$ cat flow/config.mk
export PLATFORM = sky130hd
export DESIGN_NAME = BreakoutControl
export DESIGN_NICKNAME = BreakoutControl
export VERILOG_FILES = /design/flow/design.v
export SDC_FILE = /design/flow/constraint.sdc
export NUM_CORES = 4
export LEC_CHECK = 0
export ABC_AREA = 1
export CAP_MARGIN = 10
export CORE_MARGIN = 2
export CORE_UTILIZATION = 72
export CTS_CLUSTER_DIAMETER = 55
export CTS_CLUSTER_SIZE = 14
export GPL_ROUTABILITY_DRIVEN = 0
export HOLD_SLACK_MARGIN = -0.07
export MAX_ROUTING_LAYER = met5
export PLACE_DENSITY_LB_ADDON = 0.04
export SETUP_SLACK_MARGIN = 0.84
export SLEW_MARGIN = 20
$ cat flow/constraint.sdc
create_clock -name core_clock -period 2.83 [get_ports {clk_50}]
set_input_delay 0.5660 -clock core_clock [delete_from_list [all_inputs] [get_ports {clk_50}]]
set_output_delay 0.5660 -clock core_clock [all_outputs]
set_load 0.01 [all_outputs]
$ cat flow/design.v
module Block(clk, en, rst, start, ballx, bally, x, y, hitx, topbotcol, LRcol);
input clk, en, rst, start;
input [9:0] ballx, bally, x, y;
output reg hitx, topbotcol, LRcol;
reg [3:0] S, NS;
parameter
Start = 4'd0,
init = 4'd1,
display = 4'd2,
hit = 4'd3,
tb = 4'd4,
lr = 4'd5;
always@(posedge clk or negedge rst)
begin
    if(rst == 1'b0)
        S <= Start;
    else if(en)
        S <= NS;
end
always@(*)
case(S)
    Start:
        NS = init;
    init:
        NS = display;
    display:
        if((ballx > x && ballx < x + 40 && bally == y) || (ballx > x && ballx < x + 40 && bally == y + 20))
            NS = tb;
        else if((bally > y && bally < y + 20 && (ballx == x || ballx == x + 1)) || (bally > y && bally < y + 20 && (ballx == x + 40 || ballx == x + 39)))
            NS = lr;
		  else
			   NS = display;
	 lr:
		NS = hit;
	 tb:
	   NS = hit;
    hit:
        NS = hit;
    default:
        NS = S;
endcase
always@(posedge clk or negedge rst)
begin
    if(rst == 1'b0)
    begin
        hitx <= 1'b0;
        topbotcol <= 1'b0;
        LRcol <= 1'b0;
    end
    else if(en)
    begin
        case(S)
            init:
				begin
                hitx <= 1'b0;
                topbotcol <= 1'b0;
                LRcol <= 1'b0;
				end
            display:
				begin
					 begin
                    hitx <= 1'b0;
					 end
				end
				tb:
				begin
                   topbotcol <= 1'b1;
                   hitx <= 1'b1;
				end
				lr:
				begin
                   LRcol <= 1'b1;
                   hitx <= 1'b1;
				end
            hit:
				begin
                topbotcol <= 1'b0;
                LRcol <= 1'b0;
                hitx <= 1'd1;
				end
        endcase
    end
end
endmodule
module Ballmove(rst, clk, clk60, start, topbotcol, LRcol, topbotcol2, LRcol2, topbotcol3, LRcol3, topbotcol4, LRcol4, topbotcol5, LRcol5, topbotcol6, LRcol6, topbotcol7, LRcol7, topbotcol8, LRcol8, topbotcol9, LRcol9, topbotcol10, LRcol10, topbotcol11, LRcol11, topbotcol12, LRcol12, topbotcol13, LRcol13, topbotcol14, LRcol14, topbotcol15, LRcol15, topbotcol16, LRcol16, ceilingcol, walcol, padcol, padAng, ballx, bally, L);
input rst, clk, clk60, start,topbotcol, LRcol, topbotcol2, LRcol2, topbotcol3, LRcol3, topbotcol4, LRcol4, topbotcol5, LRcol5, topbotcol6, LRcol6, topbotcol7, LRcol7, topbotcol8, LRcol8, topbotcol9, LRcol9, topbotcol10, LRcol10, topbotcol11, LRcol11, topbotcol12, LRcol12, topbotcol13, LRcol13, topbotcol14, LRcol14, topbotcol15, LRcol15, topbotcol16, LRcol16, padcol, ceilingcol, walcol;
input [2:0] padAng;
output reg [9:0] ballx, bally;
output reg L;
reg [3:0] S, NS;
reg [2:0] movex, movey;
reg UD;
reg [2:0] LR;
parameter
Start = 4'd0,
Startpos = 4'd1,
Startmove = 4'd2,
Move = 4'd3,
SwitchL = 4'd4,
SwitchR = 4'd8,
Switchy = 4'd5,
Padcol = 4'd6,
Done = 4'd7,
Startx = 10'd160,
Starty = 10'd100;
always@(posedge clk or negedge rst)
begin
    if(rst == 1'b0)
        S <= Start;
    else if(clk60)
        S <= NS;
end
always@(*)
begin
    case(S)
        Start:
            NS = Startpos;
        Startpos:
         if(start == 1'b0)
				NS = Startmove;
			else
				NS = Startpos;
		Startmove:
			NS = Move;
		Move:
			if(topbotcol == 1'b1 || topbotcol2 == 1'b1 || topbotcol3 == 1'b1 || topbotcol4 == 1'b1 || topbotcol5 == 1'b1 || topbotcol6 == 1'b1 || topbotcol7 == 1'b1 || topbotcol8 == 1'b1 || topbotcol9 == 1'b1 || topbotcol10 == 1'b1 || topbotcol11 == 1'b1 || topbotcol12 == 1'b1 || topbotcol13 == 1'b1 || topbotcol14 == 1'b1 || topbotcol15 == 1'b1 || topbotcol16 == 1'b1)
				NS = Switchy;
			else
			if(bally == 10'd1)
				NS = Switchy;
			else
			if(ballx == 10'd2)
				NS = SwitchL;
			else
			if(ballx == 10'd1)
				NS = SwitchL;
			else
			if(ballx == 10'd318)
				NS = SwitchR;
			else
			if(ballx == 10'd319)
				NS = SwitchR;
			else
			if(LRcol == 1'b1 || LRcol2 == 1'b1 || LRcol3 == 1'b1 || LRcol4 == 1'b1 || LRcol5 == 1'b1 || LRcol6 == 1'b1 || LRcol7 == 1'b1 || LRcol8 == 1'b1 || LRcol9 == 1'b1 || LRcol10 == 1'b1 || LRcol11 == 1'b1 || LRcol12 == 1'b1 || LRcol13 == 1'b1 || LRcol14 == 1'b1 || LRcol15 == 1'b1 || LRcol16 == 1'b1)
				NS = SwitchL;
			else
			if(padcol == 1'b1)
				NS = Padcol;
			else
			if(bally == 240)
				NS = Done;
			else
				NS = Move;
		Switchy:
			NS = Move;
		SwitchL:
			NS = Move;
		SwitchR:
			NS = Move;
		Padcol:
			NS = Move;
		Done:
			NS = Done;
		default:
			NS = S;
	endcase
end
always@(posedge clk or negedge rst)
begin
	if(rst == 1'b0)
	begin
		ballx <= 10'd160;
		bally <= 10'd100;
		UD <= 1'b0;
		LR <= 3'd0;
		L <= 1'b0;
		movex <= 3'd0;
		movey <= 3'd0;
	end
	else if(clk60)
	begin
		case(S)
			Start: 
			begin
				ballx <= 10'd160;
				bally <= 10'd100;
			end
			Startmove:
			begin
				movex <= 3'd0;
				movey <= 3'd1;
			end
			Move:
			begin
			if(UD == 1'b0 && LR == 3'd0)
			begin
				ballx <= ballx;
				bally <= bally + 1;
			end
			else if(UD == 1'b0 && LR == 3'd1)
			begin
				ballx <= ballx - 1;
				bally <= bally + 1;
			end
			else if(UD == 1'b0 && LR == 3'd2)
			begin
				ballx <= ballx - 2;
				bally <= bally + 1;
			end
			else if(UD == 1'b0 && LR == 3'd3)
			begin
				ballx <= ballx + 1;
				bally <= bally + 1;
			end
			else if(UD == 1'b0 && LR == 3'd4)
			begin
				ballx <= ballx + 2;
				bally <= bally + 1;
			end
			else if(UD == 1'b1 && LR == 3'd0)
			begin
				ballx <= ballx;
				bally <= bally - 1;
			end
			else if(UD == 1'b1 && LR == 3'd1)
			begin
				ballx <= ballx - 1;
				bally <= bally - 1;
			end
			else if(UD == 1'b1 && LR == 3'd2)
			begin
				ballx <= ballx - 2;
				bally <= bally - 1;
			end
			else if(UD == 1'b1 && LR == 3'd3)
			begin
				ballx <= ballx + 1;
				bally <= bally - 1;
			end
			else if(UD == 1'b1 && LR == 3'd4)
			begin
				ballx <= ballx + 2;
				bally <= bally - 1;
			end
			else
			begin
				bally <= ballx;
				bally <= bally;
			end
			end
			Switchy:
			begin
				if(UD == 1'b1)
				begin
					bally <= bally + 2;
					UD <= 1'b0;
				end
				else
				begin
					bally <= bally - 2;
					UD <= 1'b1;
				end
			end
			SwitchL:
			begin
				if(LR == 3'd1)
				begin
					ballx <= ballx + 2;
					LR <= 3'd3;
				end
				else if(LR == 3'd2)
				begin
					ballx <= ballx + 3;
					LR <= 3'd4;
				end
				else
				begin
					LR <= LR;
				end
			end
			SwitchR:
			begin
				if(LR == 3'd3)
				begin
					ballx <= ballx - 2;
					LR <= 3'd1;
				end
				else if(LR == 3'd4)
				begin
					ballx <= ballx - 3;
					LR <= 3'd2;
				end
				else
				begin
					LR <= LR;
				end
			end
			Padcol:
			begin
				bally <= bally - 1;
				UD <= 1'b1;
				case(padAng)
					3'd0:
					begin
						LR <= 3'd2;
					end
					3'd1:
					begin
						LR <= 3'd1;
					end
					3'd2:
					begin
						LR <= 3'd0;
					end
					3'd3:
					begin
						LR <= 3'd3;
					end
					3'd4:
					begin
						LR <= 3'd4;
					end
				endcase
			end
			Done:
			begin
				L <= 1'b1;
			end
		endcase
	end
end
endmodule
module Paddlemove(rst, clk, clk60, L, R, start, ballx, bally, padx, pady, Padcol, PadAng);
input rst, clk, clk60, L, R, start;
input [9:0] ballx, bally;
output reg Padcol;
output reg [2:0] PadAng;
output reg [9:0] padx, pady;
reg [3:0] S,NS;
parameter
PadW = 8'd80,
PadH = 5'd20,
PadStartX = 10'd100,
PadStartY = 10'd200,
ScreenW = 10'd320,
ScreenH = 10'd240,
Start = 4'd0,
Wait = 4'd1,
MoveL = 4'd2,
MoveR = 4'd3;
always@(posedge clk or negedge rst)
begin
    if(rst == 1'b0)
        S <= Start;
    else if(clk60)
        S <= NS;
end
always@(*)
    case(S)
        Start:
            if(start == 1'b0)
                NS = Wait;
            else
                NS = Start;
        Wait:
            if(L == 1'b0)
                NS = MoveL;
            else
            if(R == 1'b0)
                NS = MoveR;
            else
            if(L^~R == 1'b0)
                NS = Wait;
            else
                NS = Wait;
        MoveL:
            if(L == 1'b0)
                NS = MoveL;
            else
                NS = Wait;
        MoveR:
            if(R == 1'b0)
                NS = MoveR;
            else
                NS = Wait;
        default:
            NS = S;
    endcase
always@(posedge clk or negedge rst)
begin
    if(rst == 1'b0)
    begin
        padx <= PadStartX;
        pady <= PadStartY;
        Padcol <= 1'b0;
        PadAng <= 3'd0;
    end
    else if(clk60)
    begin
        case(S)
            Wait:
				begin
                if(ballx > padx && ballx < padx + 17 && bally == pady)
					 begin
                    Padcol <= 1'b1;
                    PadAng <= 3'd0;
					 end
                else
                if(ballx > padx + 16 && ballx < padx + 33 && bally == pady)
					 begin
                    Padcol <= 1'b1;
                    PadAng <= 3'd1;
					 end
                else
                if(ballx > padx + 32 && ballx < padx + 49 && bally == pady)
					 begin
                    Padcol <= 1'b1;
                    PadAng <= 3'd2;
					 end
                else
                if(ballx > padx + 48 && ballx < padx + 65 && bally == pady)
					 begin
                    Padcol <= 1'b1;
                    PadAng <= 3'd3;
					 end
                else
                if(ballx > padx + 64 && ballx < padx + 80 && bally == pady)
					 begin
                    Padcol <= 1'b1;
                    PadAng <= 3'd4;
					 end
                else
					 begin
                    padx <= padx;
                    Padcol <= 1'b0;
					 end
            end
            MoveL:
				begin
                if(ballx > padx && ballx < padx + 17 && bally == pady)
					 begin
                    Padcol <= 1'b1;
                    PadAng <= 3'd0;
					 end
                else
                if(ballx > padx + 16 && ballx < padx + 33 && bally == pady)
					 begin
                    Padcol <= 1'b1;
                    PadAng <= 3'd1;
					 end
                else
                if(ballx > padx + 32 && ballx < padx + 49 && bally == pady)
					 begin
                    Padcol <= 1'b1;
                    PadAng <= 3'd2;
					 end
                else
                if(ballx > padx + 48 && ballx < padx + 65 && bally == pady)
					 begin
                    Padcol <= 1'b1;
                    PadAng <= 3'd3;
					 end
                else
                if(ballx > padx + 64 && ballx < padx + 80 && bally == pady)
					 begin
                    Padcol <= 1'b1;
                    PadAng <= 3'd4;
					 end
                else
                if(padx == 10'd0)
					 begin
                    padx <= padx;
					 end
                else
					 begin
                    padx <= padx - 1;
                    Padcol <= 1'b0;
					 end
				end
            MoveR:
				begin
                if(ballx > padx && ballx < padx + 17 && bally == pady)
					 begin
                    Padcol <= 1'b1;
                    PadAng <= 3'd0;
					 end
                else
                if(ballx > padx + 16 && ballx < padx + 33 && bally == pady)
					 begin
                    Padcol <= 1'b1;
                    PadAng <= 3'd1;
					 end
                else
                if(ballx > padx + 32 && ballx < padx + 49 && bally == pady)
					 begin
                    Padcol <= 1'b1;
                    PadAng <= 3'd2;
					 end
                else
                if(ballx > padx + 48 && ballx < padx + 65 && bally == pady)
					 begin
                    Padcol <= 1'b1;
                    PadAng <= 3'd3;
					 end
                else
                if(ballx > padx + 64 && ballx < padx + 80 && bally == pady)
					 begin
                    Padcol <= 1'b1;
                    PadAng <= 3'd4;
					 end
                else
                if(padx == 10'd240)
					 begin
                    padx <= padx;
					 end
                else
					 begin
                    padx <= padx + 1;
                    Padcol <= 1'b0;
					 end
				end
            endcase
		end
	end
endmodule
module Display(clk, rst, x, y, ballx, bally, paddlex, paddley, block1x, block1y, block2x, block2y, block3x, block3y, block4x, block4y, block5x, block5y, block6x, block6y, block7x, block7y, block8x, block8y, block9x, block9y, block10x, block10y, block11x, block11y, block12x, block12y, block13x, block13y, block14x, block14y, block15x, block15y, block16x, block16y, hit1, hit2, hit3, hit4, hit5, hit6, hit7, hit8, hit9, hit10, hit11, hit12, hit13, hit14, hit15, hit16, start, done, L, W, color);
input clk, rst, start, hit1, hit2, hit3, hit4, hit5, hit6, hit7, hit8, hit9, hit10, hit11, hit12, hit13, hit14, hit15, hit16, done, W, L;
input [9:0] x, y, ballx, bally, paddlex, paddley, block1x, block1y, block2x, block2y, block3x, block3y, block4x, block4y, block5x, block5y, block6x, block6y, block7x, block7y, block8x, block8y, block9x, block9y, block10x, block10y, block11x, block11y, block12x, block12y, block13x, block13y, block14x, block14y, block15x, block15y, block16x, block16y;
output reg [2:0] color;
reg [8:0] shift;
reg [7:0] S, NS;
parameter
Start = 8'd0,
xypos = 8'd1,
black = 8'd2,
colour = 8'd3,
white = 8'd4,
Begin = 8'd5,
Win = 8'd6,
Loss = 8'd7;
always@(posedge clk or negedge rst)
begin
	if(rst == 1'b0)
		S<= Start;
	else 
		S<= NS;
end
always@(*)
begin
case(S)
	Start:
		if(start == 1'b0)
			NS = xypos;
		else
			NS = Start;
	xypos:
		if((x > paddlex && x < paddlex + 80 && y < paddley + 10 && y > paddley) || (x > ballx - 2 && x < ballx + 2 && y > bally - 2 && y < bally + 2) && L == 1'b0 && W == 1'b0)
			NS = black;
		else if(x > block1x && x < block1x + 40 && y > block1y && y < block1y + 20 && hit1 == 1'b0 && L == 1'b0 && W == 1'b0)
			NS = colour;
		else if(x > block2x && x < block2x + 40 && y > block2y && y < block2y + 20 && hit2 == 1'b0 && L == 1'b0 && W == 1'b0)
			NS = colour;
		else if(x > block3x && x < block3x + 40 && y > block3y && y < block3y + 20 && hit3 == 1'b0 && L == 1'b0 && W == 1'b0)
			NS = colour;
		else if(x > block4x && x < block4x + 40 && y > block4y && y < block4y + 20 && hit4 == 1'b0 && L == 1'b0 && W == 1'b0)
			NS = colour;
		else if(x > block5x && x < block5x + 40 && y > block5y && y < block5y + 20 && hit5 == 1'b0 && L == 1'b0 && W == 1'b0)
			NS = colour;
		else if(x > block6x && x < block6x + 40 && y > block6y && y < block6y + 20 && hit6 == 1'b0 && L == 1'b0 && W == 1'b0)
			NS = colour;
		else if(x > block7x && x < block7x + 40 && y > block7y && y < block7y + 20 && hit7 == 1'b0 && L == 1'b0 && W == 1'b0)
			NS = colour;
		else if(x > block8x && x < block8x + 40 && y > block8y && y < block8y + 20 && hit8 == 1'b0 && L == 1'b0 && W == 1'b0)
			NS = colour;
		else if(x > block9x && x < block9x + 40 && y > block9y && y < block9y + 20 && hit9 == 1'b0 && L == 1'b0 && W == 1'b0)
			NS = colour;
		else if(x > block10x && x < block10x + 40 && y > block10y && y < block10y + 20 && hit10 == 1'b0 && L == 1'b0 && W == 1'b0)
			NS = colour;
		else if(x > block11x && x < block11x + 40 && y > block11y && y < block11y + 20 && hit11 == 1'b0 && L == 1'b0 && W == 1'b0)
			NS = colour;
		else if(x > block12x && x < block12x + 40 && y > block12y && y < block12y + 20 && hit12 == 1'b0 && L == 1'b0 && W == 1'b0)
			NS = colour;
		else if(x > block13x && x < block13x + 40 && y > block13y && y < block13y + 20 && hit13 == 1'b0 && L == 1'b0 && W == 1'b0)
			NS = colour;
		else if(x > block14x && x < block14x + 40 && y > block14y && y < block14y + 20 && hit14 == 1'b0 && L == 1'b0 && W == 1'b0)
			NS = colour;
		else if(x > block15x && x < block15x + 40 && y > block15y && y < block15y + 20 && hit15 == 1'b0 && L == 1'b0 && W == 1'b0)
			NS = colour;
		else if(x > block16x && x < block16x + 40 && y > block16y && y < block16y + 20 && hit16 == 1'b0 && L == 1'b0 && W == 1'b0)
			NS = colour;
		else if(L == 1'b1)
			NS = Loss;
		else if(W == 1'b1)
			NS = Win;
		else 
			NS = white;
	black:
		NS = xypos;
	colour:
		NS = xypos;
	white:
		NS = xypos;
	Win:
		NS = xypos;
	Loss:
		NS = xypos;
	default:
		NS = S;
endcase
end
always@(posedge clk or negedge rst)
begin
	if(rst == 1'b0)
	begin
		color <= 3'b111;
	end
	else
	begin
		case (S)
			Start:
			begin
			color <= 3'b000;
			end
			black:
			begin
			color <= 3'b001;
			end
			colour:
			begin
			color <= 3'b010;
			end
			white:
			begin
			color <= 3'b011;
			end
			Win:
			begin
			color <= 3'b100;
			end
			Loss:
			begin
			color <= 3'b101;
			end
			default:
			begin
			color <= 3'b111;
			end
		endcase
	end
end
endmodule
module BreakoutControl(clk_50, strt, rst, L, R, tick, color, pix_x, pix_y, ball_x, ball_y, pad_x, bricks, win, lose);
input clk_50;
input strt, rst, L, R;
input tick;
output [2:0] color;
output [8:0] pix_x;
output [7:0] pix_y;
output [9:0] ball_x;
output [9:0] ball_y;
output [9:0] pad_x;
output [15:0] bricks;
output win, lose;
parameter 
Start = 4'd0,
Play = 4'd1,
Win = 4'd2,
Lose = 4'd3,
block1x = 10'd1,
block1y = 10'd50,
block2x = 10'd41,
block2y = 10'd50,
block3x = 10'd81,
block3y = 10'd50,
block4x = 10'd121,
block4y = 10'd50,
block5x = 10'd161,
block5y = 10'd50,
block6x = 10'd201,
block6y = 10'd50,
block7x = 10'd241,
block7y = 10'd50,
block8x = 10'd281,
block8y = 10'd50,
block9x = 10'd1,
block9y = 10'd19,
block10x = 10'd41,
block10y = 10'd19,
block11x = 10'd81,
block11y = 10'd19,
block12x = 10'd121,
block12y = 10'd19,
block13x = 10'd161,
block13y = 10'd19,
block14x = 10'd201,
block14y = 10'd19,
block15x = 10'd241,
block15y = 10'd19,
block16x = 10'd281,
block16y = 10'd19;
wire [2:0] color;
reg [3:0] S,NS;
reg W, done, start_state, ph25; 
reg [9:0] x, y;
wire [9:0] ballx, bally, padx, pady;
wire [2:0] PadAng;
wire padcol, topbotcol, LRcol, topbotcol2, LRcol2, topbotcol3, LRcol3, topbotcol4, LRcol4, topbotcol5, LRcol5, topbotcol6, LRcol6, topbotcol7, LRcol7, topbotcol8, LRcol8, topbotcol9, LRcol9, topbotcol10, LRcol10, topbotcol11, LRcol11, topbotcol12, LRcol12, topbotcol13, LRcol13, topbotcol14, LRcol14, topbotcol15, LRcol15, topbotcol16, LRcol16, ceilingcol, walcol, Lo;
wire Hit1, Hit2, Hit3, Hit4, Hit5, Hit6, Hit7, Hit8, Hit9, Hit10, Hit11, Hit12, Hit13, Hit14, Hit15, Hit16;
wire clk60;
assign clk60 = tick;
Paddlemove pad(rst, clk_50, clk60, L, R, strt, ballx, bally, padx, pady, padcol, PadAng);
Block blk1(clk_50, clk60, rst, strt, ballx, bally, block1x, block1y, Hit1, topbotcol, LRcol);
Block blk2(clk_50, clk60, rst, strt, ballx, bally, block2x, block2y, Hit2, topbotcol2, LRcol2);
Block blk3(clk_50, clk60, rst, strt, ballx, bally, block3x, block3y, Hit3, topbotcol3, LRcol3);
Block blk4(clk_50, clk60, rst, strt, ballx, bally, block4x, block4y, Hit4, topbotcol4, LRcol4);
Block blk5(clk_50, clk60, rst, strt, ballx, bally, block5x, block5y, Hit5, topbotcol5, LRcol5);
Block blk6(clk_50, clk60, rst, strt, ballx, bally, block6x, block6y, Hit6, topbotcol6, LRcol6);
Block blk7(clk_50, clk60, rst, strt, ballx, bally, block7x, block7y, Hit7, topbotcol7, LRcol7);
Block blk8(clk_50, clk60, rst, strt, ballx, bally, block8x, block8y, Hit8, topbotcol8, LRcol8);
Block blk9(clk_50, clk60, rst, strt, ballx, bally, block9x, block9y, Hit9, topbotcol9, LRcol9);
Block blk10(clk_50, clk60, rst, strt, ballx, bally, block10x, block10y, Hit10, topbotcol10, LRcol10);
Block blk11(clk_50, clk60, rst, strt, ballx, bally, block11x, block11y, Hit11, topbotcol11, LRcol11);
Block blk12(clk_50, clk60, rst, strt, ballx, bally, block12x, block12y, Hit12, topbotcol12, LRcol12);
Block blk13(clk_50, clk60, rst, strt, ballx, bally, block13x, block13y, Hit13, topbotcol13, LRcol13);
Block blk14(clk_50, clk60, rst, strt, ballx, bally, block14x, block14y, Hit14, topbotcol14, LRcol14);
Block blk15(clk_50, clk60, rst, strt, ballx, bally, block15x, block15y, Hit15, topbotcol15, LRcol15);
Block blk16(clk_50, clk60, rst, strt, ballx, bally, block16x, block16y, Hit16, topbotcol16, LRcol16);
Ballmove ball(rst, clk_50, clk60, strt, topbotcol, LRcol, topbotcol2, LRcol2, topbotcol3, LRcol3, topbotcol4, LRcol4, topbotcol5, LRcol5, topbotcol6, LRcol6, topbotcol7, LRcol7, topbotcol8, LRcol8, topbotcol9, LRcol9, topbotcol10, LRcol10, topbotcol11, LRcol11, topbotcol12, LRcol12, topbotcol13, LRcol13, topbotcol14, LRcol14, topbotcol15, LRcol15, topbotcol16, LRcol16, ceilingcol, walcol, padcol, PadAng, ballx, bally, Lo);
Display dis(clk_50, rst, x, y, ballx, bally, padx, pady, block1x, block1y, block2x, block2y, block3x, block3y, block4x, block4y, block5x, block5y, block6x, block6y, block7x, block7y, block8x, block8y, block9x, block9y, block10x, block10y, block11x, block11y, block12x, block12y, block13x, block13y, block14x, block14y, block15x, block15y, block16x, block16y, Hit1, Hit2, Hit3, Hit4, Hit5, Hit6, Hit7, Hit8, Hit9, Hit10, Hit11, Hit12, Hit13, Hit14, Hit15, Hit16, strt, done, Lo, W, color);
assign pix_x = x[8:0];
assign pix_y = y[7:0];
assign ball_x = ballx;
assign ball_y = bally;
assign pad_x = padx;
assign bricks = {Hit16, Hit15, Hit14, Hit13, Hit12, Hit11, Hit10, Hit9, Hit8, Hit7, Hit6, Hit5, Hit4, Hit3, Hit2, Hit1};
assign win = W;
assign lose = Lo;
always @(posedge clk_50 or negedge rst) begin
	if (rst == 1'b0) begin
		ph25 <= 0;
	end else begin
		ph25 <= ~ph25;
	end
end
always @(posedge clk_50 or negedge rst) begin
	if (rst == 1'b0) begin
		x <= 0;
		y <= 0;
	end else if (ph25 == 1'b0) begin
		if (x == 10'd320) begin
			x <= 0;
			if (y == 10'd240) begin
				y <= 0;
			end else begin
				y <= y + 10'd1;
			end
		end else begin
			x <= x + 10'd1;
		end
	end
end
always@(posedge clk_50 or negedge rst)
begin
	if(rst == 1'b0)
		S<= Start;
	else 
		S<= NS;
end
always@(*)
begin
case(S)
	Start:
		if(strt == 1'b0)
			NS = Play;
		else 
			NS = Start;
	Play:
		if(Hit1 == 1'b1 && Hit2 == 1'b1 && Hit3 == 1'b1 && Hit4 == 1'b1 && Hit5 == 1'b1 && Hit6 == 1'b1 && Hit7 == 1'b1 && Hit8 == 1'b1 && Hit9 == 1'b1 && Hit10 == 1'b1 && Hit11 == 1'b1 && Hit12 == 1'b1 && Hit13 == 1'b1 && Hit14 == 1'b1 && Hit15 == 1'b1 && Hit16 == 1'b1)
			NS = Win;
		else 
			if(Lo == 1'b1)
				NS = Lose;
			else
			NS = Play;
	Win:
		NS = Win;
	Lose: 
		NS = Lose;
	default:
		NS = S;
endcase
end
always@(posedge clk_50 or negedge rst)
begin
	if(rst == 1'b0)
	begin 
		done <= 1'b0;
		W <= 1'b0;
		start_state <= 1'b1;
	end
	else 
	begin
		case (S)
			Start:
			begin
				done <= 1'b0;
				W <= 1'b0;
			end
			Win:
			begin
				W <= 1'b1;
			end
		endcase
	end
end
endmodule	
$ cat flow/run.sh
#!/bin/bash
# the make line also repeats each setting of config.mk as NAME=value (left out here)
make -C /OpenROAD-flow-scripts/flow DESIGN_CONFIG=/design/flow/config.mk WORK_HOME=/design/flow/orfs CLKGATE_MAP_FILE= finish
==> results of run 1 <==
==> what timing repair did <==
action / in CTS
cloned: 1
buffers inserted: 121
gates resized: 395
pin swaps: 88
setup endpoints to repair: 168
==> routing by layer <==
layer	track usage, %	overflow
met2	103	296
met3	78.4	13
met4	95.8	170
met5	60.6	9
met1	86.0	10
==> metrics by stage <==
| stage | worst slack, ns | total power [mW] |
|---|---|---|
| CTS | -0.0423 | 17.3 |
| detailed placement | -0.188 | 13.0 |
| global placement | -0.0496 | 12.6 |
| floorplan | 0.0596 | 10.0 |
==> impl_metrics.json, run 1 <==
{
  "avgSynthCellArea_sq_um": 7.22,
  "logic_family": "simple AND/OR/NAND/NOR gates",
  "cts_root_buffer": "clkbuf_16",
  "dp_cells": 2963,
  "yosysSeqAreaShare_pct": 32.2,
  "stop_stage": "global routing",
  "hold_buffers": 0,
  "die-height_microns": 164,
  "yosysUniqueCellTypes": 70,
  "most_common_cell": "nand2_1",
  "dieArea_sq_um": 26900,
  "synthesis.area_sq_um": 18400,
  "ys_area_sq_um": 18400,
  "ctsLongestPathBuffers": 3,
  "top_area_cell": "dfrtp_1",
  "dpl-instance-area_sq_um": 19900,
  "netlist_instances": 2550,
  "place_hpwl_microns": 42500,
  "mux_share_pct": 0.0544,
  "firstError": "[ERROR GRT-0232] Routing congestion too high. Check the congestion heatmap in the GUI.",
  "cts_made_buffers": 24,
  "rows": 58,
  "htree_levels": 1,
  "synthTopCellsByCount": "nand2_1, inv_1, nor2_1",
  "initCoreUtil_pct": 73.1,
  "portBuffers": 73,
  "synthTopCellsByArea": "dfrtp_1, nand2_1, ha_1",
  "yosys_warnings": 5,
  "die_w_microns": 164,
  "grt_usage_pct": 89.8,
  "synth-edff-count": 0,
  "flop_cell": "dfrtp_1",
  "ys_sh_aoi_pct": 14.9,
  "adder_share_pct": 10.6,
  "synth_nets": 2711,
  "outcome": "aborted with a tool error",
  "ys_sh_xor_pct": 4.35,
  "synthSimpleGateAreaFrac_pct": 27.8,
  "synthArstFlopShare_pct": 100,
  "top_area_share_pct": 27.4,
  "ioPinCount": 74,
  "core_sq_um": 25200,
  "cts.sinks": 235,
  "numSynthFlops": 235,
  "overflow": 498,
  "ys_cells": 2550
}
==> run 2: changes to the inputs <==
CAP_MARGIN = 40   (was 10)
CTS_CLUSTER_DIAMETER = 203   (was 55)
CTS_CLUSTER_SIZE = 86   (was 14)
GPL_ROUTABILITY_DRIVEN = 1   (was 0)
HOLD_SLACK_MARGIN = unset   (was -0.07)
PLACE_DENSITY = 0.38   (was unset)
PLACE_DENSITY_LB_ADDON = unset   (was 0.04)
SETUP_SLACK_MARGIN = unset   (was 0.84)
clock period = 1.95 ns   (was 2.83 ns; I/O delays follow)
==> impl_metrics.json, run 2 <==
{
  "synthArstFlopShare_pct": 100,
  "portBuffers": 73,
  "die_w_microns": 164,
  "grt_usage_pct": 82.4,
  "most_common_cell": "nand2_1",
  "place_hpwl_microns": 48100,
  "initCoreUtil_pct": 73.1,
  "stop_stage": "global routing",
  "dpl-instance-area_sq_um": 22100,
  "die-height_microns": 164,
  "synthesis.area_sq_um": 18400,
  "core_sq_um": 25200,
  "firstError": "[ERROR GRT-0116] Global routing finished with congestion. Check the congestion regions in the DRC Viewer.",
  "cts_root_buffer": "clkbuf_16",
  "synth_nets": 2711,
  "yosysUniqueCellTypes": 70,
  "rows": 58,
  "mux_share_pct": 0.0544,
  "numSynthFlops": 235,
  "dp_slack_ns": -1.04,
  "dieArea_sq_um": 26900,
  "netlist_instances": 2550,
  "ys_cells": 2550,
  "synthTopCellsByCount": "nand2_1, inv_1, nor2_1",
  "ys_sh_xor_pct": 4.35,
  "synthTopCellsByArea": "dfrtp_1, nand2_1, ha_1",
  "top_area_cell": "dfrtp_1",
  "ys_area_sq_um": 18400,
  "outcome": "aborted with a tool error",
  "cts.sinks": 235,
  "ys_sh_aoi_pct": 14.9,
  "adder_share_pct": 10.6,
  "ioPinCount": 74,
  "synth-edff-count": 0,
  "dp_cells": 3245,
  "synthSimpleGateAreaFrac_pct": 27.8,
  "avgSynthCellArea_sq_um": 7.22,
  "yosysSeqAreaShare_pct": 32.2,
  "htree_levels": 1,
  "ctsLongestPathBuffers": 3,
  "overflow": 141,
  "cts_made_buffers": 6,
  "gp_congestion": 1.11,
  "top_area_share_pct": 27.4,
  "yosys_warnings": 5,
  "logic_family": "simple AND/OR/NAND/NOR gates",
  "flop_cell": "dfrtp_1"
}
==> run 2: timing repair <==
item,CTS
pin swaps,114
hold buffers,1
gates resized,497
setup endpoints to repair,163
cloned,3
hold endpoints to repair,33
setup buffers,87
==> run 2: stage by stage <==
step,hold WS [ns],util [%]
after floorplan,0.0944,-
after global placement,0.349,87.8
after detailed placement,0.352,87.8
after CTS,0.200,96.8
==> run 2: metal layers <==
metal | GRT usage (%) | overflow
met1 | 80.6 | 3
met2 | 96.3 | 79
met3 | 71.5 | 7
met4 | 84.1 | 52
met5 | 39.8 | 0
==> run 3: changes to the inputs <==
CAP_MARGIN = 20   (was 40)
CTS_CLUSTER_DIAMETER = 30   (was 203)
CTS_CLUSTER_SIZE = 73   (was 86)
GPL_ROUTABILITY_DRIVEN = unset   (was 1)
MAX_ROUTING_LAYER = unset   (was met5)
PLACE_DENSITY = 0.37   (was 0.38)
clock period = 3.4 ns   (was 1.95 ns; I/O delays follow)
==> impl_metrics.json, run 3 <==
{
  "synth_nets": 2711,
  "ys_sh_xor_pct": 4.35,
  "reg2regPathDepth": 16,
  "wl_per_cell_microns": 23.0,
  "crit_type": "reg -> reg",
  "yosys_warnings": 5,
  "max_stage_delay_ns": 0.73,
  "nFillCells": 1414,
  "fin_nets": 2790,
  "antenna_cells": 0,
  "initCoreUtil_pct": 73.1,
  "ys_cells": 2550,
  "ys_sh_aoi_pct": 14.9,
  "slew-limit-headroom_pct": 39.5,
  "fin_worst_skew_ns": 0.0465,
  "antenna_found_initial": 0,
  "max_freq_mhz": 308,
  "cp_num_buf_inv": 1,
  "syn2layout_area_growth_pct": 16.3,
  "crit_chain": "inv_1 > ha_1 > nand2_1 > nand2_1 > nand2_1 > xor2_1 > ha_1 > a21oi_1 > or2_0 > a21boi_1 > nand3_1 > nand2_2 > nand2_4 > nand3_4 > nand2_1 > nand2_1",
  "ioPinCount": 74,
  "grt_usage_pct": 51.2,
  "cts_tree": "built",
  "flop_cell": "dfrtp_1",
  "pwr-share-comb_pct": 44.1,
  "yosysUniqueCellTypes": 70,
  "reg2reg_from": "pad.padx[6]",
  "grt_max_degree": 139,
  "first_global_vias": 20000,
  "place_hpwl_microns": 43800,
  "pg_comb_mw": 7.37,
  "clkPwrFrac_pct": 34.4,
  "rsz0062_at_grt": "true",
  "crit_slowest_cell": "dfstp_4",
  "switching_power_mw": 7.23,
  "synth-edff-count": 0,
  "die-height_microns": 164,
  "reg2reg_to": "pad.padx[3]",
  "pg_seq_mw": 3.60,
  "drc": 0,
  "grt_pass1_wl_microns": 107000,
  "synthTopCellsByCount": "nand2_1, inv_1, nor2_1",
  "r2r_slack_ns": 0.15,
  "warnings": 60,
  "synthTopCellsByArea": "dfrtp_1, nand2_1, ha_1",
  "netlist_instances": 2550,
  "final-setup-viol-count": 0,
  "p_leak_nw": 10.4,
  "cts_made_buffers": 51,
  "most_common_cell": "nand2_1",
  "outcome": "finished clean",
  "path_clk_slew_ns": 0.05,
  "cts_root_buffer": "clkbuf_16",
  "total_power_mw": 16.7,
  "cts.sinks": 235,
  "peakVddDrop_uv": 785,
  "gp_congestion": 1.08,
  "hold_buffers": 0,
  "mux_share_pct": 0.0544,
  "rows": 58,
  "synthesis.area_sq_um": 18400,
  "final-hold-violation-count": 0,
  "critPathMaxFanout": 13,
  "cap_violations": 0,
  "path_depth": 16,
  "worst_slack_ns": 0.153,
  "end_kind": "flip-flop",
  "logic_family": "simple AND/OR/NAND/NOR gates",
  "synthArstFlopShare_pct": 100,
  "core_sq_um": 25200,
  "slew_viol_final": 0,
  "p_sw_share_pct": 43.2,
  "clk_latency_ns": 0.60,
  "worstMarginPinSlew_ns": 0.905,
  "hold_path_class": "in -> async",
  "top_area_share_pct": 27.4,
  "vias": 20400,
  "maxPowerGroup": "combinational logic",
  "yosysSeqAreaShare_pct": 32.2,
  "numSynthFlops": 235,
  "power.density_nw_per_um2": 780,
  "die_w_microns": 164,
  "adder_share_pct": 10.6,
  "dp_slack_ns": 0.138,
  "drtPass1Iterations": 12,
  "ys_area_sq_um": 18400,
  "powerClk_mw": 5.74,
  "detail_route.iter0.violations": 3825,
  "avgSynthCellArea_sq_um": 7.22,
  "htree_levels": 2,
  "final_antenna_net_count": 0,
  "min_period_ns": 3.25,
  "top_area_cell": "dfrtp_1",
  "internal_power_mw": 9.49,
  "totalWireLength_microns": 68900,
  "worstPathArrival_ns": 3.73,
  "crit_start": "pad.padx[6]",
  "required_ns": 3.88,
  "viasPerCell": 6.81,
  "critPathTopFamily": "simple AND/OR/NAND/NOR gates",
  "finalClockPeriodUsage_pct": 95.5,
  "worstSetupEndpoint": "pad.padx[3]",
  "overflow": 0,
  "ctsLongestPathBuffers": 3,
  "critPathMostFrequentCell": "nand2_1",
  "portBuffers": 73,
  "dieArea_sq_um": 26900,
  "worst_setup_path_start_kind": "flip-flop",
  "p_seq_share_pct": 21.5,
  "synthSimpleGateAreaFrac_pct": 27.8
}
[run 3: what timing repair did]
action,CTS,global route
endpoints found under the setup margin,0,20
gates resized,0,6
buffers inserted,0,3
[run 3: final cells by class]
class | instances | area [sq um] | area share (%)
timing repair buffer | 130 | 1210 | 5.65
clock buffer | 55 | 1310 | 6.12
multi-input combinational | 1875 | 10600 | 49.6
tap | 330 | 413 | 1.93
sequential | 235 | 5930 | 27.7
clock inverter | 40 | 664 | 3.10
inverter | 336 | 1260 | 5.89
[run 3: stage by stage]
step	utilization (%)	area (sq um)	std cells	setup TNS (ns)	hold WS [ns]
global route	85.1	21400	3001	-0.0405	0.236
detailed placement	77.0	19400	2903	0	0.427
CTS	84.9	21400	2998	0	0.181
global placement	77.0	19400	2903	0	0.425
floorplan	-	18400	2550	0	0.384
finish	85.1	21400	3001	0	0.152
[run 3: routing by layer]
metal  GRT usage, %  wire, microns
met1           60.3          22900
met2           80.0          30800
met4           33.6           5490
met5              0              0
met3           17.2           9690
==> run 4: changes to the inputs <==
CTS_CLUSTER_DIAMETER = 62   (was 30)
CTS_CLUSTER_SIZE = unset   (was 73)
PLACE_DENSITY = unset   (was 0.37)
PLACE_DENSITY_LB_ADDON = 0.26   (was unset)
SETUP_SLACK_MARGIN = 0.93   (was unset)
TNS_END_PERCENT = 5   (was unset)
clock period = 3.17 ns   (was 3.4 ns; I/O delays follow)
==> impl_metrics.json, run 4 <==
{
  "grt_pass1_wl_microns": 101000,
  "antenna_found_initial": 0,
  "portBuffers": 73,
  "crit_slowest_cell": "dfstp_2",
  "core_sq_um": 25200,
  "rows": 58,
  "critPathMostFrequentCell": "nand2_1",
  "fin_area_sq_um": 21200,
  "yosysUniqueCellTypes": 70,
  "peakVddDrop_uv": 684,
  "wl_per_cell_microns": 21.7,
  "warnings": 61,
  "fin_cells": 3015,
  "final_antenna_net_count": 0,
  "slew-limit-headroom_pct": 37.9,
  "power.density_nw_per_um2": 750,
  "syn2layout_area_growth_pct": 14.9,
  "netlist_instances": 2550,
  "critPathTopFamily": "simple AND/OR/NAND/NOR gates",
  "switching_power_mw": 7.40,
  "finalClockPeriodUsage_pct": 101,
  "synthArstFlopShare_pct": 100,
  "hold_buffers": 0,
  "worstSetupEndpoint": "pad.PadAng[4]",
  "hold_path_class": "in -> async",
  "critPathMaxFanout": 3,
  "top_area_cell": "dfrtp_1",
  "overflow": 0,
  "dp_cells": 2934,
  "powerClk_mw": 3.22,
  "violations": "setup timing",
  "cts_made_buffers": 27,
  "gp_congestion": 1.03,
  "synth_nets": 2711,
  "synthTopCellsByArea": "dfrtp_1, nand2_1, ha_1",
  "synthSimpleGateAreaFrac_pct": 27.8,
  "first_global_vias": 19200,
  "pwr-share-comb_pct": 56.2,
  "drtPass1Iterations": 8,
  "dpl-instance-area_sq_um": 19700,
  "grt_max_degree": 139,
  "cts_root_buffer": "clkbuf_16",
  "synth-edff-count": 0,
  "reg2reg_from": "pad.padx[2]",
  "path_clk_slew_ns": 0.06,
  "cap_violations": 0,
  "adder_share_pct": 10.6,
  "viasPerCell": 6.60,
  "cts_tree": "built",
  "final-hold-violation-count": 0,
  "cts.sinks": 235,
  "reg2regPathDepth": 19,
  "synthesis.area_sq_um": 18400,
  "pg_seq_mw": 3.72,
  "most_common_cell": "nand2_1",
  "detail_route.iter0.violations": 2851,
  "die_w_microns": 164,
  "total_power_mw": 15.9,
  "htree_levels": 1,
  "final-setup-viol-count": 1,
  "worstMarginPinSlew_ns": 0.928,
  "die-height_microns": 164,
  "worstPathArrival_ns": 3.68,
  "ioPinCount": 74,
  "ys_sh_aoi_pct": 14.9,
  "vias": 19900,
  "p_seq_share_pct": 23.5,
  "yosysSeqAreaShare_pct": 32.2,
  "max_stage_delay_ns": 0.57,
  "fin_nets": 2824,
  "rsz0062_at_grt": "true",
  "initCoreUtil_pct": 73.1,
  "drc": 0,
  "dieArea_sq_um": 26900,
  "crit_start": "pad.padx[2]",
  "ctsLongestPathBuffers": 3,
  "slew_viol_final": 0,
  "worst_setup_path_start_kind": "flip-flop",
  "end_kind": "flip-flop",
  "reg2reg_to": "pad.PadAng[4]",
  "p_leak_nw": 10.2,
  "min_period_ns": 3.20,
  "required_ns": 3.65,
  "crit_chain": "inv_4 > nor3_4 > inv_2 > nor2_4 > nor2_2 > inv_2 > a21oi_1 > xor2_1 > ha_1 > nand2_1 > o21a_1 > nand2_1 > a21oi_2 > nand3_2 > buf_4 > nand2_1 > nor3_1 > nand3_1 > nand2_1",
  "avgSynthCellArea_sq_um": 7.22,
  "place_hpwl_microns": 45600,
  "internal_power_mw": 8.45,
  "synthTopCellsByCount": "nand2_1, inv_1, nor2_1",
  "outcome": "failed layout checks",
  "logic_family": "simple AND/OR/NAND/NOR gates",
  "ys_cells": 2550,
  "fin_worst_skew_ns": 0.0370,
  "final_util_pct": 84.0,
  "max_freq_mhz": 313,
  "ys_sh_xor_pct": 4.35,
  "clk_latency_ns": 0.57,
  "cp_num_buf_inv": 4,
  "top_area_share_pct": 27.4,
  "p_sw_share_pct": 46.7,
  "maxPowerGroup": "combinational logic",
  "clkPwrFrac_pct": 20.3,
  "pg_comb_mw": 8.92,
  "crit_type": "reg -> reg",
  "ys_area_sq_um": 18400,
  "path_depth": 19,
  "numSynthFlops": 235,
  "yosys_warnings": 5,
  "flop_cell": "dfrtp_1",
  "grt_usage_pct": 48.0,
  "totalWireLength_microns": 65400,
  "r2r_slack_ns": -0.03,
  "worst_slack_ns": -0.0294,
  "mux_share_pct": 0.0544
}
-- run 4: what timing repair did --
item | in CTS | in global routing
gates cloned | 1 | 0
endpoints found under the setup margin | 122 | 162
gates resized | 50 | 39
pin swaps | 27 | 40
buffers inserted | 21 | 8
-- run 4: area by class of cell --
cell class              count  area, sq um
clock inverters            10          145
diodes                      1         2.50
inverters                 336         1280
clock buffers              40          754
repair buffers            187         1720
multi-input cells        1876        10900
well taps                 330          413
fillers                  1474         4020
flip-flops and latches    235         5920
-- run 4: stage by stage --
step | worst slack, ns | setup TNS [ns] | hold WS, ns
floorplan | 0.378 | 0 | 0.338
global placement | 0.172 | 0 | 0.425
detailed placement | 0.0405 | 0 | 0.428
CTS | 0.223 | 0 | 0.148
global route | -0.0433 | -0.105 | 0.169
finish | -0.0294 | -0.0294 | 0.122
-- run 4: layer usage --
| layer | up-vias | wire length (microns) | global-route usage (%) |
|---|---|---|---|
| li1 | 8617 | - | - |
| met1 | 9147 | 23000 | 58.5 |
| met2 | 1658 | 29500 | 78.0 |
| met3 | 483 | 7900 | 10.9 |
| met4 | 0 | 5000 | 28.9 |
| met5 | - | 0 | 0 |
==> run 5: changes to the inputs <==
CAP_MARGIN = 10   (was 20)
CTS_CLUSTER_DIAMETER = 55   (was 62)
CTS_CLUSTER_SIZE = 41   (was unset)
GPL_ROUTABILITY_DRIVEN = 0   (was unset)
HOLD_SLACK_MARGIN = -0.07   (was unset)
MAX_ROUTING_LAYER = met5   (was unset)
PLACE_DENSITY_LB_ADDON = 0.04   (was 0.26)
SETUP_SLACK_MARGIN = 0.48   (was 0.93)
TNS_END_PERCENT = unset   (was 5)
clock period = 3.81 ns   (was 3.17 ns; I/O delays follow)
==> impl_metrics.json, run 5 <==
{
  "slew-limit-headroom_pct": 36.9,
  "r2r_slack_ns": 0.49,
  "synthTopCellsByArea": "dfrtp_1, nand2_1, ha_1",
  "min_period_ns": 3.32,
  "final-hold-violation-count": 0,
  "grt_max_degree": 84,
  "ys_sh_xor_pct": 4.35,
  "peakVddDrop_uv": 521,
  "htree_levels": 1,
  "path_clk_slew_ns": 0.08,
  "top_area_cell": "dfrtp_1",
  "final_antenna_net_count": 0,
  "yosysSeqAreaShare_pct": 32.2,
  "maxPowerGroup": "combinational logic",
  "numSynthFlops": 235,
  "core_sq_um": 25200,
  "rows": 58,
  "synthesis.area_sq_um": 18400,
  "adder_share_pct": 10.6,
  "detail_route.iter0.violations": 2624,
  "crit_slowest_cell": "dfrtp_1",
  "crit_chain": "inv_2 > nand2_1 > nor2_1 > nand2_1 > xor2_2 > ha_1 > nand2_1 > o21ai_0 > a21oi_1 > o21ai_0 > nand2_1 > nor2_1 > nand3_1 > nand3_2 > nor2_1",
  "ys_sh_aoi_pct": 14.9,
  "syn2layout_area_growth_pct": 10.4,
  "first_global_vias": 17900,
  "wl_per_cell_microns": 19.5,
  "cap_violations": 0,
  "critPathMaxFanout": 11,
  "cts.sinks": 235,
  "cts_root_buffer": "clkbuf_16",
  "flop_cell": "dfrtp_1",
  "critPathTopFamily": "simple AND/OR/NAND/NOR gates",
  "worst_setup_path_start_kind": "flip-flop",
  "hold_path_class": "in -> async",
  "cp_num_buf_inv": 1,
  "required_ns": 4.27,
  "viasPerCell": 6.43,
  "synth_nets": 2711,
  "synth-edff-count": 0,
  "fin_worst_skew_ns": 0.0415,
  "dieArea_sq_um": 26900,
  "clkPwrFrac_pct": 23.0,
  "hold_buffers": 0,
  "antenna_found_initial": 0,
  "yosys_warnings": 5,
  "synthArstFlopShare_pct": 100,
  "p_sw_share_pct": 47.4,
  "reg2reg_from": "ball.ballx[3]",
  "warnings": 55,
  "cts_made_buffers": 25,
  "pwr-share-comb_pct": 50.2,
  "final-setup-viol-count": 0,
  "avgSynthCellArea_sq_um": 7.22,
  "most_common_cell": "nand2_1",
  "portBuffers": 73,
  "overflow": 0,
  "reg2regPathDepth": 15,
  "finalClockPeriodUsage_pct": 87.1,
  "worstSetupEndpoint": "dis.S[6]",
  "max_stage_delay_ns": 0.59,
  "initCoreUtil_pct": 73.1,
  "fin_cells": 2939,
  "dp_cells": 2874,
  "worst_hold_slack_ns": 0.172,
  "nFillCells": 1696,
  "ctsLongestPathBuffers": 3,
  "synthSimpleGateAreaFrac_pct": 27.8,
  "top_area_share_pct": 27.4,
  "slew_viol_final": 0,
  "mux_share_pct": 0.0544,
  "drtPass1Iterations": 8,
  "p_leak_nw": 9.84,
  "max_freq_mhz": 301,
  "grt_usage_pct": 42.0,
  "logic_family": "simple AND/OR/NAND/NOR gates",
  "crit_start": "ball.ballx[3]",
  "place_hpwl_microns": 41200,
  "synthTopCellsByCount": "nand2_1, inv_1, nor2_1",
  "vias": 18900,
  "critPathMostFrequentCell": "nand2_1",
  "ys_cells": 2550,
  "die-height_microns": 164,
  "clk_latency_ns": 0.58,
  "final.setup.tns_ns": 0,
  "internal_power_mw": 6.49,
  "crit_type": "reg -> reg",
  "totalWireLength_microns": 57300,
  "fin_nets": 2751,
  "ioPinCount": 74,
  "reg2reg_to": "dis.S[6]",
  "rsz0062_at_grt": "false",
  "grt_pass1_wl_microns": 89600,
  "worstPathArrival_ns": 3.78,
  "ys_area_sq_um": 18400,
  "end_kind": "flip-flop",
  "switching_power_mw": 5.84,
  "p_seq_share_pct": 26.8,
  "outcome": "finished clean",
  "power.density_nw_per_um2": 607,
  "path_depth": 15,
  "netlist_instances": 2550,
  "drc": 0,
  "pg_seq_mw": 3.30,
  "antenna_cells": 0,
  "cts_tree": "built",
  "worstMarginPinSlew_ns": 0.922,
  "die_w_microns": 164,
  "powerClk_mw": 2.84,
  "pg_comb_mw": 6.20,
  "yosysUniqueCellTypes": 70
}
-- run 5: repair_timing --
item,4_1_cts,5_1_grt
pin swaps,0,3
hold endpoints to repair,0,0
setup endpoints to repair,14,21
cloned,0,1
setup buffers,0,18
gates resized,3,17
-- run 5: layout make-up --
type                    instances  area [sq um]  share of cell area [%]
multi-input cells            1876         10700                    52.4
flip-flops and latches        235          5930                    29.2
inverters                     336          1280                    6.28
repair buffers                116          1070                    5.26
clock buffers                  25           626                    3.08
well taps                     330           413                    2.03
clock inverters                21           358                    1.76
-- run 5: stage by stage --
step	setup WS (ns)	util [%]	cell area (sq um)	total power, mW
2_1_floorplan	0.821	-	18400	7.32
3_3_place_gp	0.519	76.0	19100	8.81
3_5_place_dp	0.470	76.0	19100	9.02
4_1_cts	0.496	80.0	20100	11.9
5_1_grt	0.398	80.7	20300	13.0
6_report	0.491	80.7	20300	12.3
-- run 5: layer usage --
metal  vias up  GRT usage, %  wire length (microns)
met5         -             0                      0
met4         0          27.6                   4420
met3       403          7.32                   6370
met2      1331          66.7                  25500
met1      8668          52.9                  20900
li1       8493             -                      -
==> run 6: changes to the inputs <==
SETUP_SLACK_MARGIN = 1.04   (was 0.48)
TNS_END_PERCENT = 5   (was unset)
clock period = 3.62 ns   (was 3.81 ns; I/O delays follow)
==> impl_metrics.json, run 6 <==
{
  "yosysSeqAreaShare_pct": 32.2,
  "drc": 0,
  "worstPathArrival_ns": 4.51,
  "r2r_slack_ns": -0.42,
  "synthTopCellsByArea": "dfrtp_1, nand2_1, ha_1",
  "htree_levels": 1,
  "powerClk_mw": 2.91,
  "ys_area_sq_um": 18400,
  "worstMarginPinSlew_ns": 0.877,
  "outcome": "failed layout checks",
  "syn2layout_area_growth_pct": 15.5,
  "slew_viol_final": 0,
  "maxPowerGroup": "combinational logic",
  "critPathTopFamily": "simple AND/OR/NAND/NOR gates",
  "cap_violations": 0,
  "reg2reg_from": "pad.padx[4]",
  "violations": "setup timing",
  "dp_slack_ns": 0.394,
  "worst_hold_slack_ns": 0.112,
  "critPathMaxFanout": 7,
  "cts_root_buffer": "clkbuf_16",
  "path_depth": 13,
  "finalClockPeriodUsage_pct": 112,
  "top_area_cell": "dfrtp_1",
  "nFillCells": 1501,
  "slew-limit-headroom_pct": 41.5,
  "dpl-instance-area_sq_um": 19300,
  "internal_power_mw": 7.38,
  "die-height_microns": 164,
  "hold_path_class": "in -> async",
  "vias": 20200,
  "warnings": 61,
  "ys_sh_aoi_pct": 14.9,
  "end_kind": "flip-flop",
  "synthSimpleGateAreaFrac_pct": 27.8,
  "netlist_instances": 2550,
  "flop_cell": "dfrtp_1",
  "p_sw_share_pct": 49.7,
  "cts.sinks": 235,
  "grt_max_degree": 114,
  "fin_nets": 2806,
  "synthArstFlopShare_pct": 100,
  "crit_chain": "clkinvlp_4 > ha_1 > nand2_1 > inv_1 > nand2_1 > o211ai_1 > nand2_1 > inv_1 > nand3_2 > nand3_4 > clkinvlp_4 > nand4_1 > nand2_1",
  "ys_sh_xor_pct": 4.35,
  "fin_area_sq_um": 21300,
  "worst_setup_path_start_kind": "flip-flop",
  "portBuffers": 73,
  "peakVddDrop_uv": 740,
  "final-hold-violation-count": 0,
  "antenna_found_initial": 5,
  "pg_comb_mw": 8.30,
  "initCoreUtil_pct": 73.1,
  "rsz0062_at_grt": "true",
  "viasPerCell": 6.74,
  "adder_share_pct": 10.6,
  "totalWireLength_microns": 67100,
  "reg2regPathDepth": 13,
  "fin_cells": 2998,
  "worstSetupEndpoint": "pad.padx[3]",
  "max_stage_delay_ns": 0.75,
  "ctsLongestPathBuffers": 3,
  "pwr-share-comb_pct": 56.5,
  "final_antenna_net_count": 0,
  "synthesis.area_sq_um": 18400,
  "avgSynthCellArea_sq_um": 7.22,
  "max_freq_mhz": 247,
  "yosys_warnings": 5,
  "dp_cells": 2887,
  "critPathMostFrequentCell": "nand2_1",
  "cp_num_buf_inv": 4,
  "pg_seq_mw": 3.47,
  "synthTopCellsByCount": "nand2_1, inv_1, nor2_1",
  "clk_latency_ns": 0.58,
  "yosysUniqueCellTypes": 70,
  "mux_share_pct": 0.0544,
  "dieArea_sq_um": 26900,
  "cts_tree": "built",
  "place_hpwl_microns": 41200,
  "die_w_microns": 164,
  "cts_made_buffers": 26,
  "drtPass1Iterations": 22,
  "core_sq_um": 25200,
  "p_seq_share_pct": 23.6,
  "rows": 58,
  "ioPinCount": 74,
  "register_area_sq_um": 5940,
  "power.density_nw_per_um2": 690,
  "ys_cells": 2550,
  "fin_worst_skew_ns": 0.0202,
  "final-setup-viol-count": 16,
  "synth_nets": 2711,
  "top_area_share_pct": 27.4,
  "first_global_vias": 18500,
  "path_clk_slew_ns": 0.07,
  "grt_pass1_wl_microns": 94100,
  "required_ns": 4.08,
  "final_util_pct": 84.5,
  "crit_type": "reg -> reg",
  "wl_per_cell_microns": 22.4,
  "reg2reg_to": "pad.padx[3]",
  "synth-edff-count": 0,
  "most_common_cell": "nand2_1",
  "crit_start": "pad.padx[4]",
  "grt_usage_pct": 44.3,
  "clkPwrFrac_pct": 19.8,
  "overflow": 0,
  "comb_area_sq_um": 11100,
  "worst_slack_ns": -0.425,
  "min_period_ns": 4.04,
  "switching_power_mw": 7.30,
  "detail_route.iter0.violations": 3581,
  "logic_family": "simple AND/OR/NAND/NOR gates",
  "crit_slowest_cell": "dfrtp_2",
  "p_leak_nw": 10.2,
  "numSynthFlops": 235
}
-- run 6: through the flow --
step                TNS, ns  total power, mW
floorplan                 0             7.73
global placement          0             9.38
detailed placement        0             9.66
CTS                       0             13.0
global route          -9.92             15.3
finish                -5.32             14.7
-- run 6: final cells by class --
class | instances | area share, %
well taps | 330 | 1.94
multi-input cells | 1877 | 52.3
clock inverters | 19 | 1.25
diodes | 3 | 0.0353
clock buffers | 29 | 3.25
flip-flops and latches | 235 | 27.9
repair buffers | 168 | 7.23
inverters | 336 | 6.04
repair inverters | 1 | 0.0353
-- run 6: layer usage --
metal / wire length, microns / track usage, % / part of all wire [%] / vias to the layer above
li1: - / - / - / 8586
met1: 22300 / 53.3 / 33 / 9140
met2: 27800 / 69.7 / 41 / 1752
met3: 10300 / 13.5 / 15 / 724
met4: 6400 / 27.0 / 9.5 / 10
met5: 202 / 0 / 0.30 / -
-- run 6: what timing repair did --
action / CTS / global route
gates cloned: 2 / 1
endpoints found under the setup margin: 36 / 62
hold buffers: 0 / 0
setup buffers: 26 / 31
pin swaps: 29 / 40
resized: 58 / 75
==> run 7: changes to the inputs <==
CAP_MARGIN = 20   (was 10)
CORE_UTILIZATION = 70   (was 72)
CTS_CLUSTER_DIAMETER = 62   (was 55)
CTS_CLUSTER_SIZE = unset   (was 41)
GPL_ROUTABILITY_DRIVEN = unset   (was 0)
HOLD_SLACK_MARGIN = unset   (was -0.07)
MAX_ROUTING_LAYER = unset   (was met5)
PLACE_DENSITY_LB_ADDON = 0.26   (was 0.04)
SETUP_SLACK_MARGIN = unset   (was 1.04)
TNS_END_PERCENT = unset   (was 5)
clock period = 3.17 ns   (was 3.62 ns; I/O delays follow)
==> impl_metrics.json, run 7 <==
{
  "worst_hold_slack_ns": 0.0744,
  "worstPathArrival_ns": 3.47,
  "die-height_microns": 166,
  "powerClk_mw": 3.64,
  "drtPass1Iterations": 8,
  "final-hold-violation-count": 0,
  "maxPowerGroup": "combinational logic",
  "end_kind": "flip-flop",
  "place_hpwl_microns": 45400,
  "rows": 59,
  "cts_root_buffer": "clkbuf_16",
  "top_area_share_pct": 27.4,
  "crit_start": "ball.ballx[4]",
  "crit_type": "reg -> reg",
  "finalClockPeriodUsage_pct": 95.7,
  "r2r_slack_ns": 0.14,
  "cts_made_buffers": 28,
  "core_sq_um": 25900,
  "max_stage_delay_ns": 0.48,
  "grt_max_degree": 142,
  "clk_latency_ns": 0.61,
  "pg_comb_mw": 8.09,
  "vias": 19700,
  "numSynthFlops": 235,
  "min_period_ns": 3.03,
  "pwr-share-comb_pct": 52.2,
  "ys_area_sq_um": 18400,
  "worst_setup_path_start_kind": "flip-flop",
  "mux_share_pct": 0.0544,
  "ys_sh_aoi_pct": 14.9,
  "cts.sinks": 235,
  "hold_path_class": "in -> async",
  "critPathMaxFanout": 6,
  "most_common_cell": "nand2_1",
  "slew-limit-headroom_pct": 47.5,
  "ys_cells": 2550,
  "antenna_found_initial": 0,
  "warnings": 58,
  "dieArea_sq_um": 27600,
  "internal_power_mw": 8.31,
  "overflow": 0,
  "outcome": "finished clean",
  "fin_cells": 2995,
  "synthSimpleGateAreaFrac_pct": 27.8,
  "path_depth": 16,
  "synth_nets": 2711,
  "cp_num_buf_inv": 3,
  "die_w_microns": 166,
  "dp_cells": 2936,
  "p_sw_share_pct": 46.4,
  "reg2reg_to": "dis.S[1]",
  "htree_levels": 1,
  "flop_cell": "dfrtp_1",
  "worstMarginPinSlew_ns": 0.788,
  "wl_per_cell_microns": 22.0,
  "max_freq_mhz": 330,
  "reg2reg_from": "ball.ballx[4]",
  "adder_share_pct": 10.6,
  "ioPinCount": 74,
  "synthArstFlopShare_pct": 100,
  "drc": 0,
  "yosys_warnings": 5,
  "synthTopCellsByArea": "dfrtp_1, nand2_1, ha_1",
  "initCoreUtil_pct": 71.1,
  "antenna_cells": 0,
  "pg_seq_mw": 3.77,
  "ys_sh_xor_pct": 4.35,
  "portBuffers": 73,
  "path_clk_slew_ns": 0.07,
  "dp_slack_ns": -0.0254,
  "grt_usage_pct": 46.6,
  "fin_worst_skew_ns": 0.0593,
  "detail_route.iter0.violations": 2915,
  "required_ns": 3.61,
  "peakVddDrop_uv": 933,
  "grt_pass1_wl_microns": 102000,
  "syn2layout_area_growth_pct": 13.0,
  "synthesis.area_sq_um": 18400,
  "avgSynthCellArea_sq_um": 7.22,
  "ctsLongestPathBuffers": 3,
  "worstSetupEndpoint": "dis.S[1]",
  "gp_congestion": 1.03,
  "p_leak_nw": 10.1,
  "first_global_vias": 19300,
  "p_seq_share_pct": 24.3,
  "logic_family": "simple AND/OR/NAND/NOR gates",
  "critPathTopFamily": "simple AND/OR/NAND/NOR gates",
  "clkPwrFrac_pct": 23.5,
  "slew_viol_final": 0,
  "fin_area_sq_um": 20800,
  "synthTopCellsByCount": "nand2_1, inv_1, nor2_1",
  "reg2regPathDepth": 16,
  "totalWireLength_microns": 66000,
  "power.density_nw_per_um2": 745,
  "synth-edff-count": 0,
  "worst_slack_ns": 0.136,
  "crit_slowest_cell": "dfrtp_1",
  "cts_tree": "built",
  "fin_nets": 2799,
  "crit_chain": "buf_4 > nor2_4 > inv_1 > nor2_4 > xor2_4 > ha_1 > nand2_1 > o21ai_0 > a21oi_1 > o21ai_0 > buf_4 > nand2_1 > nor2_1 > nand3_1 > nand3_2 > nor2_1",
  "netlist_instances": 2550,
  "yosysUniqueCellTypes": 70,
  "final-setup-viol-count": 0,
  "switching_power_mw": 7.18,
  "top_area_cell": "dfrtp_1",
  "yosysSeqAreaShare_pct": 32.2,
  "final_antenna_net_count": 0,
  "final_util_pct": 80.3,
  "dpl-instance-area_sq_um": 19600,
  "cap_violations": 0,
  "viasPerCell": 6.59
}
-- run 7: area by class of cell --
cell class | count | area, sq um
clock buffer | 38 | 788
clock inverter | 14 | 241
sequential | 235 | 5920
tap | 335 | 419
multi-input combinational | 1875 | 10700
inverter | 336 | 1260
fill | 1667 | 5090
timing repair buffer | 162 | 1480
-- run 7: repair_timing --
action                                  in CTS  in global routing
buffers inserted                             0                  7
pin swaps                                    0                  1
hold endpoints to repair                     0                  0
resized                                      1                 21
hold buffers                                 0                  0
endpoints found under the setup margin       9                 21
-- run 7: per-stage QoR --
step                      setup TNS, ns  total power [mW]
after detailed placement         -0.104              11.3
after CTS                             0              15.0
after floorplan                       0              8.79
after global placement                0              11.0
after global routing            -0.0257              16.3
final                                 0              15.5
-- run 7: per-layer routing --
metal	vias to the layer above	part of all wire [%]	GRT usage, %
met3	463	13	10.6
met4	0	8.0	30.9
li1	8568	-	-
met1	9026	35	56.3
met2	1689	45	74.9
met5	-	0	0
==> run 8: changes to the inputs <==
ABC_AREA = unset   (was 1)
CORE_UTILIZATION = 40   (was 70)
CTS_CLUSTER_DIAMETER = unset   (was 62)
PLACE_DENSITY_LB_ADDON = unset   (was 0.26)
SETUP_SLACK_MARGIN = 0.06   (was unset)
clock period = 4.75 ns   (was 3.17 ns; I/O delays follow)
==> impl_metrics.json, run 8 <==
{
  "critPathTopFamily": "AND-OR/OR-AND gates",
  "pwr-share-comb_pct": 50.7,
  "path_depth": 14,
  "pg_comb_mw": 4.94,
  "path_clk_slew_ns": 0.06,
  "p_sw_share_pct": 43.6,
  "ys_area_sq_um": 17300,
  "worst_hold_slack_ns": 0.463,
  "peakVddDrop_uv": 294,
  "numSynthFlops": 235,
  "rows": 76,
  "ys_sh_aoi_pct": 22.2,
  "switching_power_mw": 4.25,
  "netlist_instances": 2025,
  "hold_buffers": 0,
  "die-height_microns": 212,
  "rsz0062_at_grt": "false",
  "logic_family": "AND-OR/OR-AND gates",
  "flop_cell": "dfrtp_1",
  "synthesis.area_sq_um": 17300,
  "top_area_share_pct": 29.1,
  "crit_type": "reg -> reg",
  "crit_start": "ball.ballx[1]",
  "synth_nets": 2186,
  "cts.sinks": 235,
  "cp_num_buf_inv": 1,
  "grt_pass1_wl_microns": 86700,
  "totalWireLength_microns": 54900,
  "synthTopCellsByArea": "dfrtp_1, ha_1, dfstp_2",
  "yosys_warnings": 5,
  "min_period_ns": 4.36,
  "total_power_mw": 9.75,
  "synthSimpleGateAreaFrac_pct": 19.1,
  "cts_made_buffers": 28,
  "holdPathStages": 1,
  "gp_congestion": 0.944,
  "p_seq_share_pct": 25.9,
  "place_hpwl_microns": 40000,
  "yosysSeqAreaShare_pct": 34.1,
  "initCoreUtil_pct": 40.4,
  "drc": 0,
  "power.density_nw_per_um2": 501,
  "worstPathArrival_ns": 4.82,
  "max_stage_delay_ns": 0.58,
  "fin_nets": 2193,
  "cap_violations": 0,
  "die_w_microns": 212,
  "avgSynthCellArea_sq_um": 8.57,
  "grt_max_degree": 125,
  "drtPass1Iterations": 6,
  "end_kind": "flip-flop",
  "antenna_found_initial": 1,
  "critPathMostFrequentCell": "ha_1",
  "worstMarginPinSlew_ns": 0.959,
  "nFillCells": 4210,
  "most_common_cell": "dfrtp_1",
  "mux_share_pct": 1.76,
  "required_ns": 5.22,
  "hold_end": "dis.color[2]",
  "final-hold-violation-count": 0,
  "viasPerCell": 5.97,
  "overflow": 0,
  "core_sq_um": 43000,
  "final_antenna_net_count": 0,
  "portBuffers": 73,
  "crit_chain": "inv_1 > ha_1 > nor3b_1 > nand2_1 > xnor2_1 > ha_1 > o21a_1 > o22ai_1 > a2111oi_0 > nand3_1 > a31o_2 > a221oi_1 > a211oi_1 > and3b_1",
  "ioPinCount": 74,
  "ctsLongestPathBuffers": 3,
  "p_leak_nw": 8.19,
  "worstSetupEndpoint": "dis.S[3]",
  "reg2regPathDepth": 14,
  "top_area_cell": "dfrtp_1",
  "worstHoldStart": "dis.S[3]",
  "warnings": 61,
  "dieArea_sq_um": 45000,
  "finalClockPeriodUsage_pct": 91.7,
  "grt_usage_pct": 24.4,
  "hold_path_class": "reg -> reg",
  "clkPwrFrac_pct": 23.5,
  "wl_per_cell_microns": 20.8,
  "detail_route.iter0.violations": 1393,
  "yosysUniqueCellTypes": 83,
  "clk_latency_ns": 0.58,
  "cts_tree": "built",
  "ys_cells": 2025,
  "fin_worst_skew_ns": 0.0126,
  "syn2layout_area_growth_pct": 12.3,
  "reg2reg_from": "ball.ballx[1]",
  "worst_setup_path_start_kind": "flip-flop",
  "r2r_slack_ns": 0.39,
  "vias": 15800,
  "critPathMaxFanout": 7,
  "htree_levels": 1,
  "first_global_vias": 15200,
  "cts_root_buffer": "clkbuf_16",
  "crit_slowest_cell": "nor3b_1",
  "final-setup-viol-count": 0,
  "synthTopCellsByCount": "dfrtp_1, nand2_1, nor2_1",
  "ys_sh_xor_pct": 5.60,
  "adder_share_pct": 11.2,
  "slew_viol_final": 0,
  "outcome": "finished clean",
  "synth-edff-count": 0,
  "synthArstFlopShare_pct": 100,
  "final.setup.tns_ns": 0,
  "powerClk_mw": 2.29,
  "pg_seq_mw": 2.52,
  "reg2reg_to": "dis.S[3]",
  "final_util_pct": 45.3,
  "max_freq_mhz": 229,
  "maxPowerGroup": "combinational logic",
  "internal_power_mw": 5.50,
  "slew-limit-headroom_pct": 36.1
}
-- run 8: per-layer routing --
layer	routed length, microns	track usage (%)
met5	0	0
met4	2190	9.81
met3	3440	3.93
met2	24800	38.4
met1	24500	33.4
-- run 8: final cells by class --
cell class              count  area (sq um)  area share, %
repair buffers            113          1060           5.45
inverters                 100           375           1.93
multi-input cells        1554         10400           53.4
well taps                 585           732           3.76
flip-flops and latches    235          5920           30.4
diodes                      1          2.50         0.0128
clock buffers              33           769           3.95
clock inverters            19           221           1.14
-- run 8: through the flow --
| stage | instances | cell area [sq um] | setup slack (ns) |
|---|---|---|---|
| 6_report | 2640 | 19500 | 0.392 |
| 5_1_grt | 2639 | 19500 | 0.132 |
| 4_1_cts | 2634 | 19400 | 0.396 |
| 3_5_place_dp | 2582 | 18500 | 0.402 |
| 3_3_place_gp | 2582 | 18500 | 0.561 |
| 2_1_floorplan | 2025 | 17300 | 0.986 |
-- run 8: what timing repair did --
action                                  4_1_cts  5_1_grt
resized                                       0        0
buffers inserted                              0        5
endpoints found under the setup margin        0        1
No activity file was given, so power comes from the tool's default toggle rates.
